==> flow/design.v (excerpt) <==
module main(
    input wire clk,
    input wire rst,
    input wire [3:0] sensor,
    input wire [2:0] sw,
    output wire [1:0] servo
    );
export LEC_CHECK = 0
export ABC_AREA = 1
export CAP_MARGIN = 20
export CORE_MARGIN = 2
export CORE_UTILIZATION = 72
export CTS_CLUSTER_SIZE = 79
export PLACE_DENSITY_LB_ADDON = 0.04
export SETUP_SLACK_MARGIN = 2.96
export SLEW_MARGIN = 20
export TNS_END_PERCENT = 70
create_clock -name core_clock -period 9.86 [get_ports {clk}]
run.sh (not shown) runs the stock make flow with config.mk's settings and CLKGATE_MAP_FILE=.
The first run aborted during global routing, error GRT-0232.
==> next run, changes <==
Settings changed: CTS_CLUSTER_SIZE 79 to 51, PLACE_DENSITY_LB_ADDON 0.04 to 0.25, SETUP_SLACK_MARGIN 2.96 to not set, TNS_END_PERCENT 70 to not set.
Clock period 9.86 ns to 14.0 ns, I/O delays scaled along.
Result:
- With this change the flow ran to the end with no violations
- synthesized area does not change
- die size does not change
- synthesized cell count does not change
==> next run, changes <==
Settings changed: CORE_MARGIN 2 to 7, CORE_UTILIZATION 72 to 61, CTS_CLUSTER_DIAMETER set to 95, CTS_CLUSTER_SIZE 51 to 46, PLACE_DENSITY_LB_ADDON 0.25 to not set, SETUP_SLACK_MARGIN set to 2.57, SLEW_MARGIN 20 to 15.
Result:
- The changed run went through all stages and came out clean
- non-clock buffer count is higher by 127
- cell count goes up by a little under a tenth
- area after synthesis is unchanged
==> next run, changes <==
Settings changed: ABC_AREA 1 to not set, CORE_MARGIN 7 to 2, CORE_UTILIZATION 61 to 40, CTS_CLUSTER_DIAMETER 95 to 100, CTS_CLUSTER_SIZE 46 to 100, SETUP_SLACK_MARGIN 2.57 to not set, SLEW_MARGIN 15 to 20, TNS_END_PERCENT set to 10.
Effect:
- global-route usage shrinks by 5.6 points
- register-to-register slack got worse by 1.6 ns
- wire length shrinks by 6.5%
- count of clock-buffer cells in the layout shrinks by 1
- via count shrinks by 8.9%


Setup of umber:
The RTL this note starts from:
==> flow/design.v <==
`timescale 1ns / 1ps
module frequency_divider
    # ( parameter
        freq = 1000
    )
    (
        input  wire clk100MHz,  
        input  wire rst,        
        output reg  clk_div,    
        output wire tick        
    );
    localparam LOOP_COUNTER_AT = 100_000_000 / freq / 2 ;
    reg [clog2(LOOP_COUNTER_AT)-1:0] count;
    always @( posedge(clk100MHz) )
    begin
        if(rst)
        begin : counter_reset
            count   <= 0;
            clk_div <= 1'b0;
        end
        else
        begin : counter_operate
            if (count == (LOOP_COUNTER_AT - 1))
            begin : counter_loop
                count   <= 0;
                clk_div <= ~clk_div;
            end
            else
            begin : counter_increment
                count   <= count + 1;
                clk_div <= clk_div;
            end
        end
    end
    assign tick = (count == (LOOP_COUNTER_AT - 1)) && !clk_div;
    function integer clog2(input integer number);
        begin
            clog2 = 0;
            while (number)
            begin
                clog2  = clog2 + 1;
                number = number >> 1;
            end
        end
    endfunction
endmodule
`timescale 1ns / 1ps
module clock_managment_unit(
    input wire clk,
    input wire rst,
    output wire clk_100MHz,
    output wire clk_40MHz,
    output wire clk_1KHz,
    output wire tick_40MHz,   
    output wire tick_1KHz     
    );
    frequency_divider 
    #(
        .freq(1000000)   
    )    
    my_1K_divider(
        .clk100MHz(clk),
        .rst(rst),
        .clk_div(clk_1KHz),
        .tick(tick_1KHz)
    );
    frequency_divider 
    #(
        .freq(40000000)
    )    
    my_40M_divider(
        .clk100MHz(clk),
        .rst(rst),
        .clk_div(clk_40MHz),
        .tick(tick_40MHz)
    );
     assign clk_100MHz =clk;
endmodule
`timescale 1ns / 1ps
module sensor_handler(
    input wire clk,
    input wire rst,
    input wire [3:0] sensors,
    output reg [10:0] position
    );
reg [10:0] position_nxt;
always @(posedge clk) begin
    if(rst)
        position <= 0;
    else 
        position <= position_nxt;
end
always @(*) begin
    case(sensors)
    4'b1001:    position_nxt = 500;
    4'b0111:    position_nxt = 1000;
    4'b0011:    position_nxt = 750;
    4'b1110:    position_nxt = 1;
    4'b1100:    position_nxt = 250;
    4'b1011:    position_nxt = 625;
    4'b1101:    position_nxt = 375;
    4'b0001:    position_nxt = 666;
    4'b1000:    position_nxt = 333;
    default:    position_nxt = 1023;    
endcase
end
endmodule
`timescale 1ns / 1ps
module pid(
    input wire clk,
    input wire en,   
    input wire rst,
    input wire [10:0] position,
    input wire kp_sw, ki_sw, kd_sw,  
    output reg [10:0] pid_output
    );
reg signed [10:0] error, error_nxt, error_sum, error_sum_nxt, error_dif, error_dif_nxt, error_prev;
reg signed [12:0] p, p_nxt, i, i_nxt, d, d_nxt;
reg signed [10:0] output_loaded_nxt, output_buf, output_buf_nxt;
localparam  
    K_P      = 1,
    K_P_DEN  = 2,
    K_I      = 5,
    K_I_DEN  = 100,
    K_D      = 1,
    K_D_DEN  = 200,
    TIME_DIV = 100;
always @(posedge clk) begin
    if(rst) begin
        error         <= 0;
        error_sum     <= 0;
        error_dif     <= 0;
        error_prev    <= 0;
        p             <= 0;
        i             <= 0;
        d             <= 0;
        output_buf    <= 0;
        pid_output    <= 0;
    end
    else if(en) begin 
        error         <= error_nxt;
        error_sum     <= error_sum_nxt;
        error_dif     <= error_dif_nxt;
        error_prev    <= error;
        p             <= p_nxt;
        i             <= i_nxt;
        d             <= d_nxt;
        output_buf    <= output_buf_nxt;
        pid_output    <= output_loaded_nxt;
    end
end
always @(*) begin
    error_nxt = 500 - position;
    error_sum_nxt = (error == 0) ? 0 : (error_sum + error);
    error_dif_nxt = error - error_prev;
    p_nxt = kp_sw ? (K_P * error)/K_P_DEN : 0;
    i_nxt = ki_sw ? (K_I * error_sum)/(TIME_DIV * K_I_DEN) : 0;
    d_nxt = kd_sw ? (K_D * error_dif * TIME_DIV)/K_D_DEN : 0;
    output_buf_nxt = p + i + d + 500;
    if(output_buf < 0) output_loaded_nxt = 0;
    else if(output_buf > 1000) output_loaded_nxt = 0;
    else output_loaded_nxt = output_buf;
end
endmodule
`timescale 1ns / 1ps
module servo_handler(
    input  wire clk,
    input  wire en,   
    input  wire rst,
    input  wire [10:0] pid_output,
    output reg  [7:0] servo_l,
    output reg  [7:0] servo_r
    );
reg [7:0] servo_l_nxt;
reg [7:0] servo_r_nxt;
reg [3:0] state,state_nxt;
reg [20:0] counter,counter_nxt;
reg [10:0] pid_buf;
localparam        
    idle              = 3'b000,
    turn_left         = 3'b001,
    turn_right        = 3'b010,
    stop              = 3'b111,
    servo_l_on        = 8'd157,
    servo_r_on        = 8'd137,
    servo_off         = 1'd0;
always @(posedge clk) begin
    if(rst) begin
        servo_l <=0;
        servo_r <=0;
        state   <=0;
        counter <=0;
        pid_buf <=0;
    end
    else if(en) begin
        servo_l <= servo_l_nxt;
        servo_r <= servo_r_nxt;
        state   <= state_nxt;
        counter <= counter_nxt;
        pid_buf <= pid_output;
    end
end
always @(*) begin
    servo_l_nxt = 0;
    servo_r_nxt = 0;
    counter_nxt = 0;
    case (state)
        idle: begin 
            counter_nxt=0;          
            if(pid_buf == 239) begin
                state_nxt =stop;
            end
            else if(pid_buf > 500) begin
                state_nxt=turn_left;
            end  
            else if(pid_buf < 500) begin
                state_nxt=turn_right;
            end
            else begin
                state_nxt=idle;
                servo_l_nxt = servo_l_on;
                servo_r_nxt = servo_r_on; 
            end    
        end      
        turn_right: begin
            counter_nxt=counter+1;
            servo_l_nxt = servo_l_on;
            servo_r_nxt =servo_off;
            if(counter >= pid_buf)
                state_nxt=idle;
            else
                state_nxt=turn_right;
        end
        turn_left: begin
            counter_nxt=counter+1;
            servo_l_nxt = servo_off;
            servo_r_nxt =servo_r_on;
            if(pid_buf < 500 || counter >= pid_buf - 500)
                state_nxt=idle;
            else
                state_nxt=turn_left;
        end
        stop: begin
            servo_l_nxt = servo_off;
            servo_r_nxt =servo_off;
            if(pid_buf == 239)
                state_nxt =stop;
            else 
                state_nxt=idle;
        end     
        default: state_nxt=idle;        
    endcase    
end
endmodule
`timescale 1ns / 1ps
module servo_to_PWM(
   input wire clk,
   input wire rst,
   input wire [7:0] servo_L,
   input wire [7:0] servo_R,
   output reg PWM_L,
   output reg PWM_R
   );
reg PWM_L_nxt;
reg PWM_R_nxt;
reg [19:0] counter,counter_nxt;
reg [20:0] servo_l_mul,servo_r_mul;
reg [7:0] servo_L_buf, servo_R_buf;
always@ (posedge clk) begin
   if(rst) begin
      counter <=0;
      PWM_L   <=0;
      PWM_R   <=0;
   end
   else begin
      counter <=counter_nxt;
      PWM_L   <=PWM_L_nxt;
      PWM_R   <=PWM_R_nxt;
   end
end 
always @* begin
   servo_l_mul =servo_L *1000;
   servo_r_mul =servo_R *1000;
   counter_nxt = counter+1;
   if(counter > 1000000) begin
      counter_nxt=0;
   end
   if(counter > servo_l_mul) begin
      PWM_L_nxt=0;
   end
   else begin
      PWM_L_nxt =1;
   end
   if(counter >servo_r_mul) begin
      PWM_R_nxt=0;
   end
   else begin
      PWM_R_nxt =1;
   end
end 
endmodule
`timescale 1ns / 1ps
module main(
    input wire clk,
    input wire rst,
    input wire [3:0] sensor,
    input wire [2:0] sw,
    output wire [1:0] servo
    );
wire [7:0] Servo_R;
wire [7:0] Servo_L;
wire clk_40MHz;
wire clk_1KHz;
wire clk_100MHz;
wire tick_40MHz;
wire tick_1KHz;
wire [10:0] pid_output, position;
servo_handler my_servo (
    .clk(clk_100MHz),
    .en(tick_1KHz),
    .rst(rst),
    .servo_l(Servo_L),
    .servo_r(Servo_R),
    .pid_output(pid_output)
);       
servo_to_PWM my_PWM(
    .clk(clk_100MHz),
    .rst(rst),
    .servo_L(Servo_L),
    .servo_R(Servo_R),
    .PWM_L(servo[0]),
    .PWM_R(servo[1])
);
clock_managment_unit my_clk(
.clk(clk),
.rst(rst),
.clk_100MHz(clk_100MHz),
.clk_40MHz(clk_40MHz),
.clk_1KHz(clk_1KHz),
.tick_40MHz(tick_40MHz),
.tick_1KHz(tick_1KHz)
);
pid my_pid(
    .kp_sw(sw[0]),
    .ki_sw(sw[1]),
    .kd_sw(sw[2]),
    .clk(clk_100MHz),
    .en(tick_40MHz),
    .rst(rst),
    .position(position),
    .pid_output(pid_output)
);
sensor_handler my_sensors(
    .clk(clk_100MHz),
    .rst(rst),
    .sensors(sensor),
    .position(position)
);
endmodule
clock: 14.0 ns
lec_check: 0
cap_margin: 20
core_margin: 2
core_utilization: 40
cts_cluster_diameter: 97
cts_cluster_size: 100
setup_slack_margin: -1.4
slew_margin: 20
umber ran in full, but the layout does not pass; the checks complain about setup timing.
Input changes introduced in quartz (baseline for comparison: umber):
# umber
export LEC_CHECK = 0
export CAP_MARGIN = 20
export CORE_MARGIN = 2
export CORE_UTILIZATION = 40
export CTS_CLUSTER_DIAMETER = 97
export CTS_CLUSTER_SIZE = 100
export SETUP_SLACK_MARGIN = -1.4
export SLEW_MARGIN = 20
create_clock -name core_clock -period 14.0 [get_ports {clk}]
# quartz
export LEC_CHECK = 0
export CAP_MARGIN = 20
export CELL_PAD_IN_SITES_GLOBAL_PLACEMENT = 2
export CORE_MARGIN = 2
export CORE_UTILIZATION = 40
export MIN_ROUTING_LAYER = met2
export PLACE_DENSITY_LB_ADDON = 0.13
export SLEW_MARGIN = 20
export TNS_END_PERCENT = 90
create_clock -name core_clock -period 14.0 [get_ports {clk}]
[summary]
The layout from umber, despite a flow that completed every stage, fails the layout checks, with the failing checks listed as setup timing.
quartz finished all stages; however, its layout fails the closing checks, the failures being DRC.
Total of fill cells in the finished design | quartz above umber
Looking at global routing's busiest layer, the met2 result is from umber; the met3 one comes from quartz.
umber → quartz: worst-case setup margin in the final layout saw an increase, number of gates on the worst path with buffers counted saw an increase, core utilization moved up.
For violet, these inputs were changed with respect to quartz:
# quartz
export LEC_CHECK = 0
export CAP_MARGIN = 20
export CELL_PAD_IN_SITES_GLOBAL_PLACEMENT = 2
export CORE_MARGIN = 2
export CORE_UTILIZATION = 40
export MIN_ROUTING_LAYER = met2
export PLACE_DENSITY_LB_ADDON = 0.13
export SLEW_MARGIN = 20
export TNS_END_PERCENT = 90
create_clock -name core_clock -period 14.0 [get_ports {clk}]
# violet
export LEC_CHECK = 0
export CAP_MARGIN = 20
export CORE_MARGIN = 2
export CORE_UTILIZATION = 40
export CTS_CLUSTER_DIAMETER = 103
export CTS_CLUSTER_SIZE = 100
export SETUP_SLACK_MARGIN = -1.4
export SLEW_MARGIN = 20
create_clock -name core_clock -period 14.0 [get_ports {clk}]
--- outcome ---
For violet, the critical path endpoint was my_pid.d[10], unlike quartz, where it was my_pid.d[4]. Lower wire length goes to violet over quartz. The global placer's final weighted congestion of violet and that of quartz are within noise of each other. violet: flow complete, layout not clean; failing: setup timing.
--- input diff violet..zinc ---
# violet
export LEC_CHECK = 0
export CAP_MARGIN = 20
export CORE_MARGIN = 2
export CORE_UTILIZATION = 40
export CTS_CLUSTER_DIAMETER = 103
export CTS_CLUSTER_SIZE = 100
export SETUP_SLACK_MARGIN = -1.4
export SLEW_MARGIN = 20
create_clock -name core_clock -period 14.0 [get_ports {clk}]
# zinc
export LEC_CHECK = 0
export ABC_AREA = 1
export CAP_MARGIN = 20
export CORE_MARGIN = 7
export CORE_UTILIZATION = 40
export CTS_CLUSTER_DIAMETER = 95
export SETUP_SLACK_MARGIN = 2.57
export SLEW_MARGIN = 20
create_clock -name core_clock -period 14.0 [get_ports {clk}]
Notes after the runs:
Core utilization | zinc above violet
On clock-cell share of area, zinc tracks violet almost exactly.
| chip area in the Yosys report | higher: violet |
zinc ran to completion and came out clean on the timing, design-rule and antenna checks.
zinc ended with less count of inserted tapcells than violet.
Changes in cedar relative to zinc:
# zinc
export LEC_CHECK = 0
export ABC_AREA = 1
export CAP_MARGIN = 20
export CORE_MARGIN = 7
export CORE_UTILIZATION = 40
export CTS_CLUSTER_DIAMETER = 95
export SETUP_SLACK_MARGIN = 2.57
export SLEW_MARGIN = 20
create_clock -name core_clock -period 14.0 [get_ports {clk}]
# cedar
export LEC_CHECK = 0
export ABC_AREA = 1
export CAP_MARGIN = 25
export CORE_MARGIN = 7
export CORE_UTILIZATION = 61
export CTS_CLUSTER_DIAMETER = 95
export CTS_CLUSTER_SIZE = 53
export GPL_ROUTABILITY_DRIVEN = 0
export PLACE_DENSITY_LB_ADDON = 0.24
export SETUP_SLACK_MARGIN = 0.98
export SLEW_MARGIN = 15
export TNS_END_PERCENT = 70
create_clock -name core_clock -period 14.0 [get_ports {clk}]
==> results <==
In cedar, the detailed-route wire length on metal 1 came out about 16% below the value in zinc. The post-placement worst setup slack of cedar was superior to that of zinc. First-pass GRT wire length delta (cedar − zinc): favourable. Of cedar and zinc, the lower clock buffer count in the final layout belongs to zinc.


== v25 ==
Starts from the design.v that is shown in full above.
Settings: LEC_CHECK=0, CAP_MARGIN=35, CORE_ASPECT_RATIO=0.8, CORE_MARGIN=2, CORE_UTILIZATION=18, CTS_CLUSTER_DIAMETER=130, HOLD_SLACK_MARGIN=-0.0, MAX_ROUTING_LAYER=met5, PLACE_DENSITY_LB_ADDON=0.27, SETUP_SLACK_MARGIN=3.12, SLEW_MARGIN=20, TNS_END_PERCENT=55; clock period 10.7 ns.
To summarise v25: no stage aborted, but the layout did not pass its checks, failing on negative setup slack.
The inputs of v26 differ from those of v25 as listed below.
- PLACE_DENSITY_LB_ADDON: 0.27 -> unset
- MAX_ROUTING_LAYER: met5 -> unset
- HOLD_SLACK_MARGIN: -0.0 -> unset
- CTS_CLUSTER_DIAMETER: 130 -> unset
- CORE_ASPECT_RATIO: 0.8 -> unset
- SETUP_SLACK_MARGIN: 3.12 -> unset
- TNS_END_PERCENT: 55 -> unset
- CORE_UTILIZATION: 18 -> 46
- CAP_MARGIN: 35 -> 20
- the clock period (ns, I/O delays scaled along): 10.7 -> 7.18
- On worst setup slack, v26 does worse than v25.
- v26 completed end to end; final checks failed (negative setup slack).
- Completing all stages was not enough for v25: its layout failed the final checks because of negative setup slack.
- Non-clock buffer count shrinks by a few percent when moving from v25 to v26.
[inputs] v42 vs v26
- setting ABC_AREA to 1 for the first time
- changing CORE_UTILIZATION from 46 to 72
- setting CTS_CLUSTER_SIZE to 98 for the first time
- changing the clock period (ns, I/O delays scaled along) from 7.18 to 11.3
The flow completed for v42, but it is not clean: the layout still shows negative setup slack. Worst setup slack was higher in the run labelled v42. Global placer's final weighted congestion in v42 vs v26: up 4.0%. Delta (v42 minus v26): met2 global-route usage now sits higher.
Here is what was changed in the inputs of v11 compared with v42.
- clearing ABC_AREA, which used to be 1
- clearing CTS_CLUSTER_SIZE, which used to be 98
- swapping 72 for 40 in CORE_UTILIZATION
- swapping 11.3 for 13.5 in the clock period (ns, I/O delays scaled along)
- v11 reached the end of the flow, and the finished layout is clean on the timing, design-rule and antenna checks.
- The run with more routed wire is v42, not v11.
- Summary of v11 over v42: register-to-register slack rose by 3.20 ns; die height rose by 54 um; logic depth of the worst path, buffers included -about 45%; simple logic cell fraction of the synthesized area has decreased.
- Going from v42 to v11, met3 usage shrinks by 1.6 points.
- Post-cts repair resize count, v11 and v42: higher on v42
- Of v11 and v42, the run reporting the lower met1 usage in global routing was v11.
What v32 does differently from v11 at the input level:
- an added ABC_AREA of 1
- an added PLACE_DENSITY_LB_ADDON of 0.04
- a change of CORE_UTILIZATION from 40 to 72
- a change of the clock period (ns, I/O delays scaled along) from 13.5 to 11.5
## What came out
In v32 the implementation ran to completion but is not tape-out ready, as the final checks report negative setup slack. Going from v11 to v32, y dimension of the die shrank by more than a quarter. [compare] base=v11 new=v32: critical path data arrival time higher; final critical-path share of the clock period grew by 23 points.
